==> run D: inputs <==
==> flow/design.v <==
module ALU (a,b,ctrl,res,R15,res_we,R15_we);
	input signed [15:0] a,b;
	input [3:0] ctrl;
	output reg signed [15:0] res;
	output reg signed [15:0] R15;
	output reg res_we, R15_we;
	always@(*)begin
		res = 16'sd0;
		R15 = 16'sd0;
		res_we = 1'b1;
		R15_we = 1'b0;
		case(ctrl)
			3'b000: begin
						res = a + b;
					end
			3'b001: begin
						res = a - b;
					end
			3'b010: begin
						{R15,res} = a * b;
						R15_we = 1'b1;
					end
			3'b011: begin
						R15_we = 1'b1;
						if (b == 16'sd0) begin
							res = -16'sd1;
							R15 = a;
						end
						else begin
							res = a / b;
							R15 = a % b;
						end
					end
			3'b100: begin
						res = a & b;
					end
			3'b101: begin
						res = a | b;
					end
			default: begin
						res_we = 1'b0;
					end
		endcase
	end
endmodule
module alu16(clk, rst, a, b, ctrl, res, R15);
	input clk, rst;
	input [15:0] a, b;
	input [3:0] ctrl;
	output reg [15:0] res;
	output reg [15:0] R15;
	wire [15:0] alu_res, alu_R15;
	wire res_we, R15_we;
	ALU u_alu(.a(a), .b(b), .ctrl(ctrl), .res(alu_res), .R15(alu_R15), .res_we(res_we), .R15_we(R15_we));
	always @(posedge clk, negedge rst) begin
		if (~rst) begin
			res <= 16'h0000;
			R15 <= 16'h0000;
		end
		else begin
			if (res_we)
				res <= alu_res;
			if (R15_we)
				R15 <= alu_R15;
		end
	end
endmodule
==> flow/run.sh <==
#!/bin/bash
# the make line also repeats each setting of config.mk as NAME=value (left out here)
make -C /OpenROAD-flow-scripts/flow DESIGN_CONFIG=/design/flow/config.mk WORK_HOME=/design/flow/orfs CLKGATE_MAP_FILE= finish
==> flow/config.mk <==
export PLATFORM = sky130hd
export DESIGN_NAME = alu16
export DESIGN_NICKNAME = alu16
export VERILOG_FILES = /design/flow/design.v
export SDC_FILE = /design/flow/constraint.sdc
export NUM_CORES = 4
export LEC_CHECK = 0
export ABC_AREA = 1
export CAP_MARGIN = 0
export CORE_MARGIN = 2
export CORE_UTILIZATION = 69
export CTS_CLUSTER_DIAMETER = 350
export CTS_CLUSTER_SIZE = 15
export SETUP_SLACK_MARGIN = 5.0
export SLEW_MARGIN = 20
export TNS_END_PERCENT = 5
==> flow/constraint.sdc <==
create_clock -name core_clock -period 40.0 [get_ports {clk}]
set_input_delay 8.0000 -clock core_clock [delete_from_list [all_inputs] [get_ports {clk}]]
set_output_delay 8.0000 -clock core_clock [all_outputs]
set_load 0.01 [all_outputs]
==> run M: changes against run D <==
--- a/flow/config.mk
+++ b/flow/config.mk
@@ -5,11 +5,10 @@
 export SDC_FILE = /design/flow/constraint.sdc
 export NUM_CORES = 4
 export LEC_CHECK = 0
-export ABC_AREA = 1
-export CAP_MARGIN = 0
+export CAP_MARGIN = 20
 export CORE_MARGIN = 2
 export CORE_UTILIZATION = 69
-export CTS_CLUSTER_DIAMETER = 350
+export CTS_CLUSTER_DIAMETER = 28
 export CTS_CLUSTER_SIZE = 15
 export SETUP_SLACK_MARGIN = 5.0
 export SLEW_MARGIN = 20
==> summary of the runs <==
Run M completed without violations. Run D aborted during global routing.
Against run D, the synthesized cell count of run M is smaller by 15%.
In die size, run M and run D hardly differ.
Area after synthesis is about the same in run M and run D.

==> inputs of run P <==
RTL: the design.v shown in full above, as it stands there.
==> flow/config.mk <==
export PLATFORM = sky130hd
export DESIGN_NAME = alu16
export DESIGN_NICKNAME = alu16
export VERILOG_FILES = /design/flow/design.v
export SDC_FILE = /design/flow/constraint.sdc
export NUM_CORES = 4
export LEC_CHECK = 0
export CAP_MARGIN = 20
export CORE_MARGIN = 2
export CORE_UTILIZATION = 65
export CTS_CLUSTER_DIAMETER = 24
export SETUP_SLACK_MARGIN = 5.0
export SLEW_MARGIN = 20
export TNS_END_PERCENT = 5
==> flow/constraint.sdc <==
create_clock -name core_clock -period 40.0 [get_ports {clk}]
set_input_delay 8.0000 -clock core_clock [delete_from_list [all_inputs] [get_ports {clk}]]
set_output_delay 8.0000 -clock core_clock [all_outputs]
set_load 0.01 [all_outputs]
run.sh (not shown) runs the stock make flow with config.mk's settings and CLKGATE_MAP_FILE=.
==> run K: changes against run P <==
Settings changed: ABC_AREA set to 1, CORE_UTILIZATION 65 to 54, CTS_CLUSTER_DIAMETER 24 to 163, CTS_CLUSTER_SIZE set to 98, SETUP_SLACK_MARGIN 5.0 to 1.0, TNS_END_PERCENT 5 to not set.
==> flow/constraint.sdc (replaced) <==
create_clock -name core_clock -period 21.8 [get_ports {clk}]
set_input_delay 4.3600 -clock core_clock [delete_from_list [all_inputs] [get_ports {clk}]]
set_output_delay 4.3600 -clock core_clock [all_outputs]
set_load 0.01 [all_outputs]
==> run E: changes against run P <==
Settings changed: ABC_AREA set to 1, CORE_UTILIZATION 65 to 72, CTS_CLUSTER_DIAMETER 24 to 371, CTS_CLUSTER_SIZE set to 97, HOLD_SLACK_MARGIN set to -0.09, SETUP_SLACK_MARGIN 5.0 to 1.0, TNS_END_PERCENT 5 to not set.
==> flow/constraint.sdc (replaced) <==
create_clock -name core_clock -period 20.8 [get_ports {clk}]
set_input_delay 4.1600 -clock core_clock [delete_from_list [all_inputs] [get_ports {clk}]]
set_output_delay 4.1600 -clock core_clock [all_outputs]
set_load 0.01 [all_outputs]
==> run F: changes against run P <==
Settings changed: CAP_MARGIN 20 to 0, CORE_UTILIZATION 65 to 64, CTS_CLUSTER_DIAMETER 24 to 81, CTS_CLUSTER_SIZE set to 29, PLACE_DENSITY set to 0.92, SETUP_SLACK_MARGIN 5.0 to 1.0, TNS_END_PERCENT 5 to not set.
==> flow/constraint.sdc (replaced) <==
create_clock -name core_clock -period 12.6 [get_ports {clk}]
set_input_delay 2.5200 -clock core_clock [delete_from_list [all_inputs] [get_ports {clk}]]
set_output_delay 2.5200 -clock core_clock [all_outputs]
set_load 0.01 [all_outputs]
==> notes <==
Run K finished but fails on setup timing. Run P finished clean. Run E failed in detailed placement on DPL-0033. Run F never finished: it broke off in global routing. In run P the combinational power is lower than in run K, by about 30%. Against run P, the cell area of run K is higher by 20%. In clock skew, run K and run P do not differ. Clock-buffer cell count is the same in run K and run P. Hold slack: run P is lower than run K (0.027 ns). In run P the register-to-register slack is higher than in run K, by 18 ns.

==> job 686: inputs <==
// alu16: RTL as listed in full above, without the edits since
clock: 40.0 ns
lec_check: 0
cap_margin: 20
core_margin: 2
core_utilization: 40
setup_slack_margin: 1.0
slew_margin: 20
==> job 2969: changes against job 686 <==
--- a/flow/config.mk
+++ b/flow/config.mk
@@ -7,5 +7,7 @@
 export LEC_CHECK = 0
+export ABC_AREA = 1
 export CAP_MARGIN = 20
 export CORE_MARGIN = 2
-export CORE_UTILIZATION = 40
+export CORE_UTILIZATION = 65
+export CTS_CLUSTER_SIZE = 97
 export SETUP_SLACK_MARGIN = 1.0
==> flow/constraint.sdc (replaced) <==
create_clock -name core_clock -period 20.8 [get_ports {clk}]
set_input_delay 4.1600 -clock core_clock [delete_from_list [all_inputs] [get_ports {clk}]]
set_output_delay 4.1600 -clock core_clock [all_outputs]
set_load 0.01 [all_outputs]
==> comparison <==
Job 2969 aborted during global routing. Job 686 passed the timing, design-rule and antenna checks.
In job 686 the die size is larger than in job 2969, by about 60%.
Area after synthesis is about the same in job 686 and job 2969.
Of job 686 and job 2969, job 2969 has the higher synthesized cell count (gap about 15%, measured against job 2969).

==> build 37 <==
Starts from the design.v that is shown in full above.
==> flow/config.mk <==
export PLATFORM = sky130hd
export DESIGN_NAME = alu16
export DESIGN_NICKNAME = alu16
export VERILOG_FILES = /design/flow/design.v
export SDC_FILE = /design/flow/constraint.sdc
export NUM_CORES = 4
export LEC_CHECK = 0
export CAP_MARGIN = 20
export CORE_MARGIN = 2
export CORE_UTILIZATION = 69
export CTS_CLUSTER_DIAMETER = 219
export CTS_CLUSTER_SIZE = 15
export SETUP_SLACK_MARGIN = 5.0
export SLEW_MARGIN = 20
==> flow/constraint.sdc <==
create_clock -name core_clock -period 40.0 [get_ports {clk}]
set_input_delay 8.0000 -clock core_clock [delete_from_list [all_inputs] [get_ports {clk}]]
set_output_delay 8.0000 -clock core_clock [all_outputs]
set_load 0.01 [all_outputs]
==> inputs of build 17, as changes to build 37 <==
ABC_AREA = 1   (was not set)
CORE_UTILIZATION = 65   (was 69)
CTS_CLUSTER_DIAMETER = 163   (was 219)
CTS_CLUSTER_SIZE = 98   (was 15)
SETUP_SLACK_MARGIN = 1.0   (was 5.0)
==> flow/constraint.sdc (replaced) <==
create_clock -name core_clock -period 47.8 [get_ports {clk}]
set_input_delay 9.5600 -clock core_clock [delete_from_list [all_inputs] [get_ports {clk}]]
set_output_delay 9.5600 -clock core_clock [all_outputs]
set_load 0.01 [all_outputs]
==> inputs of build 61, as changes to build 37 <==
CORE_UTILIZATION = 65   (was 69)
CTS_CLUSTER_DIAMETER = 28   (was 219)
CTS_CLUSTER_SIZE = not set   (was 15)
==> comparison <==
Build 37 did not get past global routing (5_1_grt) on GRT-0232. Build 17 produced a clean layout. Build 61 finished with timing, DRC and antenna clean. In flip-flop count, build 61 and build 17 do not differ. Total power: build 17 is lower than build 61 (54%). Against build 61, the worst hold slack of build 17 is better by 13 ps. Final area: build 17 is smaller than build 61 (about 20%). Clock skew is the same in build 17 and build 61. Between build 61 and build 17, the lower clock power is in build 17 (gap 15%, measured against build 17). In build 17 the clock-buffer cell count is lower than in build 61, by 1.
==> figures <==
item                                                                    build 17                  build 37                 build 61
Result of the run                                        complete, no violations            did not finish  complete, no violations
Failing step                                                                   -  global routing (5_1_grt)                        -
RD Place Congestion                                                         1.03                      1.06                     1.09
Count of buffer and inverter cells on the critical path                       30                         -                       25
Crit path DAT                                                          43,160 ps                         -                37,280 ps
Number of buffers added for setup after CTS                                    0                       227                      183
Utilization after layout                                                   0.693                         -                    0.863
Multi-input logic portion of the cell area                                 0.783                         -                    0.775
Number of instances resized during post-cts repair                             0                       305                      340
First-iteration detailed-routing DRC count                                 2,533                         -                    4,066
Worst hold start                                             R15[14]$_DFFE_PN0P_                         -       R15[6]$_DFFE_PN0P_
Clock latency at the later pin of the worst-skew pair                     290 ps                         -                   320 ps
Core Footprint                                                      34,300 sq um              32,300 sq um             34,300 sq um
Hold Violations, Final                                                         0                         -                        0
Core utilization before placement                                          0.656                     0.695                    0.655
Uppermost layer routed                                                      met5                         -                     met5
Register-to-Register Setup Slack                                       46,950 ps                         -                38,700 ps

==> fjord: inputs <==
// alu16: RTL as listed in full above, without the edits since
clock: 25.8 ns
lec_check: 0
cap_margin: 20
cell_pad_in_sites_detail_placement: 2
cell_pad_in_sites_global_placement: 1
core_margin: 5
core_utilization: 31
cts_cluster_diameter: 359
cts_cluster_size: 78
gpl_routability_driven: 0
hold_slack_margin: 0.05
max_routing_layer: met4
min_routing_layer: met1
place_density: 0.76
setup_slack_margin: 5.0
slew_margin: 15
tns_end_percent: 50
==> inputs of pepper, as changes to fjord <==
CELL_PAD_IN_SITES_DETAIL_PLACEMENT = 0   (was 2)
CORE_MARGIN = 2   (was 5)
CORE_UTILIZATION = 55   (was 31)
CTS_CLUSTER_SIZE = default   (was 78)
HOLD_SLACK_MARGIN = default   (was 0.05)
SETUP_SLACK_MARGIN = 3.44   (was 5.0)
SLEW_MARGIN = 20   (was 15)
==> flow/constraint.sdc (replaced) <==
create_clock -name core_clock -period 12.5 [get_ports {clk}]
set_input_delay 2.5000 -clock core_clock [delete_from_list [all_inputs] [get_ports {clk}]]
set_output_delay 2.5000 -clock core_clock [all_outputs]
set_load 0.01 [all_outputs]
==> inputs of violet, as changes to fjord <==
ABC_AREA = 1   (was default)
CELL_PAD_IN_SITES_DETAIL_PLACEMENT = default   (was 2)
CELL_PAD_IN_SITES_GLOBAL_PLACEMENT = default   (was 1)
CORE_MARGIN = 2   (was 5)
CORE_UTILIZATION = 58   (was 31)
CTS_CLUSTER_DIAMETER = 24   (was 359)
CTS_CLUSTER_SIZE = default   (was 78)
GPL_ROUTABILITY_DRIVEN = default   (was 0)
HOLD_SLACK_MARGIN = default   (was 0.05)
MAX_ROUTING_LAYER = default   (was met4)
MIN_ROUTING_LAYER = default   (was met1)
PLACE_DENSITY = default   (was 0.76)
SLEW_MARGIN = 20   (was 15)
TNS_END_PERCENT = 5   (was 50)
==> flow/constraint.sdc (replaced) <==
create_clock -name core_clock -period 21.5 [get_ports {clk}]
set_input_delay 4.3000 -clock core_clock [delete_from_list [all_inputs] [get_ports {clk}]]
set_output_delay 4.3000 -clock core_clock [all_outputs]
set_load 0.01 [all_outputs]
==> inputs of quartz, as changes to fjord <==
ABC_AREA = 1   (was default)
CELL_PAD_IN_SITES_DETAIL_PLACEMENT = default   (was 2)
CELL_PAD_IN_SITES_GLOBAL_PLACEMENT = default   (was 1)
CORE_MARGIN = 2   (was 5)
CORE_UTILIZATION = 72   (was 31)
CTS_CLUSTER_DIAMETER = default   (was 359)
CTS_CLUSTER_SIZE = 100   (was 78)
GPL_ROUTABILITY_DRIVEN = default   (was 0)
HOLD_SLACK_MARGIN = default   (was 0.05)
MAX_ROUTING_LAYER = default   (was met4)
MIN_ROUTING_LAYER = default   (was met1)
PLACE_DENSITY = 0.41   (was 0.76)
SETUP_SLACK_MARGIN = default   (was 5.0)
SLEW_MARGIN = 20   (was 15)
TNS_END_PERCENT = 15   (was 50)
==> flow/constraint.sdc (replaced) <==
create_clock -name core_clock -period 21.5 [get_ports {clk}]
set_input_delay 4.3000 -clock core_clock [delete_from_list [all_inputs] [get_ports {clk}]]
set_output_delay 4.3000 -clock core_clock [all_outputs]
set_load 0.01 [all_outputs]
==> CHANGELOG.md <==
### Physical design

- Status: failed layout checks
- Violated checks: setup timing
- Mapped Avg Cell Area: 6.63 µm²
- Mux share of post-synthesis cell area: 0.000445
- Floorplan Core Area: 38500 µm²
- Worst setup margin: -8920 ps
- Core Density at Floorplan: 0.584
- Minimum setup slack after placement: -9330 ps
- Global Route Usage Sum: 0.448
- Post-Synth Simple-Gate Area: 0.303
- Total setup violations reported at the end of the flow: 32
- Die height: 201 µm
- Most used standard cell by instance count after synthesis: nand2_1
That was violet.
==> CHANGELOG.md <==
## Implementation

- Post-Synth Simple-Gate Area: 0.208
- Most used standard cell by instance count after synthesis: inv_1
- Status: did not finish
- Stage where the run ended: global routing (5_1_grt)
- Core Density at Floorplan: 0.314
- Minimum setup slack after placement: -14180 ps
- Mapped Avg Cell Area: 7.76 µm²
- Global Route Usage Sum: 0.762
- Mux share of post-synthesis cell area: 0.0194
- Die height: 279 µm
- First error: [ERROR GRT-0232] Routing congestion too high. Check the congestion heatmap in the GUI.
That was fjord.
==> CHANGELOG.md <==
## Implementation

- Stage where the run ended: clock tree synthesis (4_1_cts)
- Die height: 181 µm
- Status: did not finish
- Mux share of post-synthesis cell area: 0.000445
- Core Density at Floorplan: 0.733
- Minimum setup slack after placement: -11380 ps
- First error: [ERROR DPL-0038] Utilization greater than 100%, impossible to legalize
- Floorplan Core Area: 30700 µm²
That was quartz.
==> CHANGELOG.md <==
### Physical design

- Die height: 206 µm
- Total setup violations reported at the end of the flow: 32
- Worst setup margin: -18300 ps
- Status: failed layout checks
- Violated checks: setup timing
- Minimum setup slack after placement: -19260 ps
That was pepper.

==> run a <==
RTL: the design.v shown in full above, as it stands there.
export LEC_CHECK = 0
export ABC_AREA = 1
export CAP_MARGIN = 20
export CELL_PAD_IN_SITES_DETAIL_PLACEMENT = 1
export CELL_PAD_IN_SITES_GLOBAL_PLACEMENT = 0
export CORE_ASPECT_RATIO = 0.65
export CORE_MARGIN = 2
export CORE_UTILIZATION = 72
export CTS_CLUSTER_SIZE = 88
export GPL_TIMING_DRIVEN = 1
export PLACE_DENSITY_LB_ADDON = 0.01
export SETUP_SLACK_MARGIN = 0.99
export SLEW_MARGIN = 20
create_clock -name core_clock -period 30.8 [get_ports {clk}]
==> run b: changes against run a <==
- ABC_AREA: 1 -> default
- CELL_PAD_IN_SITES_DETAIL_PLACEMENT: 1 -> default
- CELL_PAD_IN_SITES_GLOBAL_PLACEMENT: 0 -> default
- CORE_ASPECT_RATIO: 0.65 -> default
- CORE_UTILIZATION: 72 -> 71
- CTS_CLUSTER_SIZE: 88 -> default
- GPL_TIMING_DRIVEN: 1 -> default
- PLACE_DENSITY_LB_ADDON: 0.01 -> 0.0
- SETUP_SLACK_MARGIN: 0.99 -> 5.0
- TNS_END_PERCENT: default -> 5
==> flow/constraint.sdc (replaced) <==
create_clock -name core_clock -period 40.0 [get_ports {clk}]
set_input_delay 8.0000 -clock core_clock [delete_from_list [all_inputs] [get_ports {clk}]]
set_output_delay 8.0000 -clock core_clock [all_outputs]
set_load 0.01 [all_outputs]
==> run c: changes against run a <==
- ABC_AREA: 1 -> 0
- CELL_PAD_IN_SITES_DETAIL_PLACEMENT: 1 -> default
- CELL_PAD_IN_SITES_GLOBAL_PLACEMENT: 0 -> default
- CORE_ASPECT_RATIO: 0.65 -> default
- CORE_MARGIN: 2 -> 9
- CORE_UTILIZATION: 72 -> 58
- CTS_CLUSTER_DIAMETER: default -> 304
- CTS_CLUSTER_SIZE: 88 -> 99
- GPL_TIMING_DRIVEN: 1 -> default
- PLACE_DENSITY_LB_ADDON: 0.01 -> default
- SETUP_SLACK_MARGIN: 0.99 -> default
- TNS_END_PERCENT: default -> 15
==> flow/constraint.sdc (replaced) <==
create_clock -name core_clock -period 40.0 [get_ports {clk}]
set_input_delay 8.0000 -clock core_clock [delete_from_list [all_inputs] [get_ports {clk}]]
set_output_delay 8.0000 -clock core_clock [all_outputs]
set_load 0.01 [all_outputs]
==> results <==
| metric | run b | run c | run a |
|---|---|---|---|
| Run status | did not finish | complete, no violations | did not finish |
| Stage where the flow stopped | global routing | - | detailed placement |
| CTS Buf Count | 5 | 5 | - |
| Post-detailed-placement cell area | 24500 sq um | 24600 sq um | - |
| DP Worst Slack | -0.222 ns | -1.09 ns | - |
| Buffer type at the clock tree root | sky130_fd_sc_hd__clkbuf_16 | sky130_fd_sc_hd__clkbuf_16 | - |
| Syn Std Cell Area | 22500 sq um | 22500 sq um | 22500 sq um |
| Synth Seq Share | 3.57% | 3.57% | 3.56% |
| Synth Area in Compound Gates | 20.9% | 20.9% | 11.2% |
| GPL Wtd Cong | 1.10 | 1.09 | 1.15 |
| Adder-cell share of the synthesized area | 37.5% | 37.5% | 37.1% |
| Detail Placement HPWL | 66900 microns | 67600 microns | - |
| Cells after synthesis | 2892 | 2892 | 3393 |
| Yosys synthesis chip area | 22500 sq um | 22500 sq um | 22500 sq um |
| Synth top cell by count | sky130_fd_sc_hd__inv_1 | sky130_fd_sc_hd__inv_1 | sky130_fd_sc_hd__nand2_1 |
| Count of instantiated cells in the yosys netlist | 2892 | 2892 | 3393 |
| Simple-gate share of the synthesized area | 20.8% | 20.8% | 30.3% |
| Tally of unique sky130hd cells used after synthesis | 101 | 101 | 64 |
| Core Rows | 65 | 71 | 52 |
| Post CTS Setup Buffer Count | 245 | 0 | - |
Power and IR drop assume default switching activity.
